Design Integration, start of the top module:
module Integration(input clk,
	 input rst,
	 output [31:0]mem_addr,
	 output [31:0]mem_wdata,
	 output mem_we,
	 input [31:0]mem_rdata
 );
Size in the first run: ~2200 cells after synthesis, ~520 flip-flops, about 27000 um2 of cells after synthesis.
Settings: LEC_CHECK=0, CAP_MARGIN=20, CORE_MARGIN=2, CORE_UTILIZATION=72, CTS_CLUSTER_SIZE=35, SLEW_MARGIN=20; clock period 5.74 ns.
run.sh (not shown) runs the stock make flow with config.mk's settings and CLKGATE_MAP_FILE=.
The baseline ended with an error in global routing (GRT-0232).
Edit:
Settings changed: CORE_UTILIZATION 72 to 55, CTS_CLUSTER_SIZE 35 to unset.
Clock period 5.74 ns to 4.43 ns, I/O delays scaled along.
What happened: Now the flow finished but fails on setup timing; die size goes up by 30%; synthesized area is unchanged; synthesized cell count stays the same.
Edit:
Settings changed: CORE_UTILIZATION 55 to 40.
Clock period 4.43 ns to 8.0 ns, I/O delays scaled along.
Result: The changed run produced a clean layout. Worst hold slack improves by 0.015 ns. Final area fell by about 11%. Core utilization fell by 25 points. Global-route usage fell by 11 points. Routed wire length fell by 4.1%. Maximum frequency fell by about 24%. Count of clock-buffer cells in the layout rose by 6. First-iteration DRC count fell by about 17%.
Edit:
Clock period 8.0 ns to 7.6 ns, I/O delays scaled along.
Result:
- non-clock buffer count does not change
- design area falls by 0.51%
- setup slack improves by 0.067 ns
- final cell count barely changes
- synthesized cell count does not change
- utilization is lower by 0.24 points

---

Starting RTL as in the previous note.
==> flow/design.v (excerpt) <==
module Integration(input clk,
	 input rst,
	 output [31:0]mem_addr,
	 output [31:0]mem_wdata,
	 output mem_we,
	 input [31:0]mem_rdata
 );
 	wire [5:0]func;
	wire [31:0]signextend;
	wire [31:0]rs_data;
	wire [31:0]rt_data;
	 wire [31:0]mdr_result;
	 wire [31:0]A_out;
	  wire [31:0]B_out;
	  wire [31:0]alu_ou_result;
	   wire[3:0]alu_control;
	 wire zero;
	 wire [31:0]instruction;
	 wire [31:0]pc_out;
	 wire [31:0]jump_address;
	 wire [31:0]alu_result;
	 wire [5:0] opcode;
	 wire [4:0] rs;
	 wire [4:0] rt;
	 wire [4:0] rd;
	 wire PCWrite;
	 wire IorD;
	 wire MemWrite;
	 wire IRWrite;
	 wire ALUSrcA;
	 wire [1:0] ALUSrcB;
	 wire [1:0] ALUOp;
	 wire MemtoReg;
	 wire RegWrite;
	 wire RegDst;
	 wire PCWriteCond;
	 wire MemRead;
	 wire [1:0] PCSource;
	 wire Branch;
	assign instruction = mem_rdata;
	assign mem_addr = IorD ? alu_ou_result : pc_out;
	assign mem_wdata = B_out;
	assign mem_we = MemWrite;
PC pc (
    .clk(clk), 
    .rst(rst), 
    .jump_address(jump_address),
    .alu_ou_result(alu_ou_result),
    .alu_result(alu_result),
    .pc_source(PCSource), 
    .zero(zero),
    .pcwrite(PCWrite), 
    .pcwrite_cond(PCWriteCond),
    .pc_out(pc_out)
    );
	Instruction_reg IR (
    .instruction(instruction), 
    .IRwrite(IRWrite), 
    .clk(clk), 
    .rst(rst), 
    .opcode(opcode), 
    .func(func), 
    .jump_address(jump_address), 
    .rs(rs), 
    .rt(rt), 
    .rd(rd), 
    .signextend(signextend)
    );
	 memory_data_register mdr (
    .data_in(mem_rdata), 
    .clk(clk), 
    .rst(rst), 
    .mdr_result(mdr_result)
    );
	 controlunit control (
    .clk(clk), 
    .rst(rst), 
    .opcode(opcode), 
    .PCWrite(PCWrite), 
    .IorD(IorD), 
    .MemWrite(MemWrite), 
    .IRWrite(IRWrite), 
    .ALUSrcA(ALUSrcA), 
    .ALUSrcB(ALUSrcB), 
    .ALUOp(ALUOp), 
    .MemtoReg(MemtoReg), 
    .RegWrite(RegWrite), 
    .RegDst(RegDst), 
    .PCWriteCond(PCWriteCond), 
    .MemRead(MemRead), 
    .PCSource(PCSource), 
    .Branch(Branch)
  ...
export LEC_CHECK = 0
export ABC_AREA = 1
export CAP_MARGIN = 0
export CORE_MARGIN = 2
export CORE_UTILIZATION = 72
export CTS_CLUSTER_DIAMETER = 374
export CTS_CLUSTER_SIZE = 10
export SETUP_SLACK_MARGIN = 1.38
export SLEW_MARGIN = 20
create_clock -name core_clock -period 4.63 [get_ports {clk}]
The baseline aborted during global routing (GRT-0232).
Change:
Settings changed: ABC_AREA 1 to default, CAP_MARGIN 0 to 20, CORE_UTILIZATION 72 to 65, CTS_CLUSTER_DIAMETER 374 to default, CTS_CLUSTER_SIZE 10 to 41, SETUP_SLACK_MARGIN 1.38 to 1.59.
Clock period 4.63 ns to 6.27 ns, I/O delays scaled along.
- The changed run passed the timing, design-rule and antenna checks
- synthesized cell count is lower by 35%
- area after synthesis is lower by 2.1%
- die size is higher by 8.3%
Change:
Settings changed: CORE_UTILIZATION 65 to 72, CTS_CLUSTER_SIZE 41 to 36, SETUP_SLACK_MARGIN 1.59 to default.
Clock period 6.27 ns to 5.74 ns, I/O delays scaled along.
Now the flow died in global routing.
Synthesized cell count does not change.
Die area fell by 9.5%.
Area after synthesis does not change.
Change:
Settings changed: CORE_UTILIZATION 72 to 66, CTS_CLUSTER_SIZE 36 to default, SETUP_SLACK_MARGIN from default to 1.35.
The changed run reached the layout checks and failed them: setup timing.
Synthesized cell count does not change.
Die size increases by 8.9%.
Synthesized area does not change.

---

run A:
Starting RTL as in the previous note.
clock: 8.49 ns
lec_check: 0
abc_area: 1
cap_margin: 20
cell_pad_in_sites_detail_placement: 1
cell_pad_in_sites_global_placement: 0
core_aspect_ratio: 1.89
core_margin: 6
core_utilization: 40
cts_cluster_diameter: 239
gpl_timing_driven: 0
hold_slack_margin: 0.16
max_routing_layer: met4
place_density_lb_addon: 0.22
setup_slack_margin: 0.0
slew_margin: 20
tns_end_percent: 95
### run A -> run B
- changing CORE_MARGIN from 6 to 2
- removing ABC_AREA (formerly 1)
- setting CTS_CLUSTER_SIZE to 35 for the first time
- removing HOLD_SLACK_MARGIN (formerly 0.16)
- removing GPL_TIMING_DRIVEN (formerly 0)
- changing CORE_UTILIZATION from 40 to 70
- removing CTS_CLUSTER_DIAMETER (formerly 239)
- removing CELL_PAD_IN_SITES_DETAIL_PLACEMENT (formerly 1)
- removing PLACE_DENSITY_LB_ADDON (formerly 0.22)
- removing CELL_PAD_IN_SITES_GLOBAL_PLACEMENT (formerly 0)
- removing MAX_ROUTING_LAYER (formerly met4)
- removing TNS_END_PERCENT (formerly 95)
- changing SETUP_SLACK_MARGIN from 0.0 to 1.35
- removing CORE_ASPECT_RATIO (formerly 1.89)
- changing the clock period (ns, I/O delays scaled along) from 8.49 to 4.88
==> comparison <==
- Status for run B and run A: clean finish in run A only
- Sort run B and run A by number of buffers inserted to repair setup after CTS asc -> top: run A
- Instance tally after logic synthesis: run B < run A
- Run B ends up with a vertical die size that is about 46% lower than in run A.
- Total standard cell area after synthesis in run B vs run A: down about 2%
- Higher chip area from the yosys synthesis statistics among run B and run A: run A
- For adder and majority cell fraction of the synthesized area, run A and run B come out practically identical.
- The distinct cell type count of the synthesized netlist of run B exceeds that of run A by 27.
Modified inputs, run C compared to run B
- SETUP_SLACK_MARGIN: 1.35 -> -0.41
- CELL_PAD_IN_SITES_DETAIL_PLACEMENT: unset -> 0
- CTS_CLUSTER_SIZE: 35 -> 42
- CORE_UTILIZATION: 70 -> 71
- the clock period (ns, I/O delays scaled along): 4.88 -> 4.85
- None of the runs run C and run B ends with a clean layout.
- Run C: it failed with a tool error in 5_1_grt, so there are no final results.
- Relative to run B, core box area has gone down in run C.
- Buffer levels on the longest clock path: run B vs run C identical
- Going from run B to run C, clock buffer count from CTS shrank by a few percent.
- Die size: run C < run B
- Compared to run B, run C has die height 0.69% lower.
- Of run C and run B, run C shows the lower global placer's final weighted congestion, with run B above it.
- Relative to run B, the floorplan die width of run C is lower by about 0.7%.
- In run C, the number of placed cells counting well taps came out 33 below the value in run B.
- As far as sequential area share after synthesis goes, run B and run C are indistinguishable; the numbers are identical.
- The core utilization before placement of run C exceeds that of run B by 1.5 points.
diff inputs: run C => run D
- SETUP_SLACK_MARGIN changed from -0.41 to -0.37
- CELL_PAD_IN_SITES_DETAIL_PLACEMENT removed (was 0)
- CTS_CLUSTER_SIZE changed from 42 to 41
- the clock period (ns, I/O delays scaled along) changed from 4.85 to 4.84
==> comparison <==
Run D got as far as 5_1_grt, where a tool error ended the run.
On post-placement cell count, run D and run C are basically level.
Between run D and run C, the number of distinct library cell variants in the gate-level netlist after synthesis figures differ only marginally.
Against run C, run D comes in 9 lower on number of setup buffers added after CTS.
#### Input delta (run E over run D)
- a change of CORE_UTILIZATION from 71 to 68
- a change of CAP_MARGIN from 20 to 5
- a change of SETUP_SLACK_MARGIN from -0.37 to -0.44
- a change of the clock period (ns, I/O delays scaled along) from 4.84 to 5.0
[summary]
- Of run D and run E, only run D never reached the final stage.
- Run D did not finish: a tool error stopped it during 5_1_grt.
- | run E | all stages done | FAIL | setup timing |
- Run D -> run E: HPWL reported at the end of detailed placement decreased by a few percent
- Going from run D to run E, total core area moved up; number of placement rows rose by 2.8%; pre-placement core utilization saw a decrease; synthesized chip area reported by yosys roughly the same; number of buffers inserted during clock tree synthesis dropped 1.
- Run E against run D; die size is up by a few percent.
- Diff run E..run D | arithmetic-cell share of the synthesized area counting full adders, half adders and majority gates | unchanged
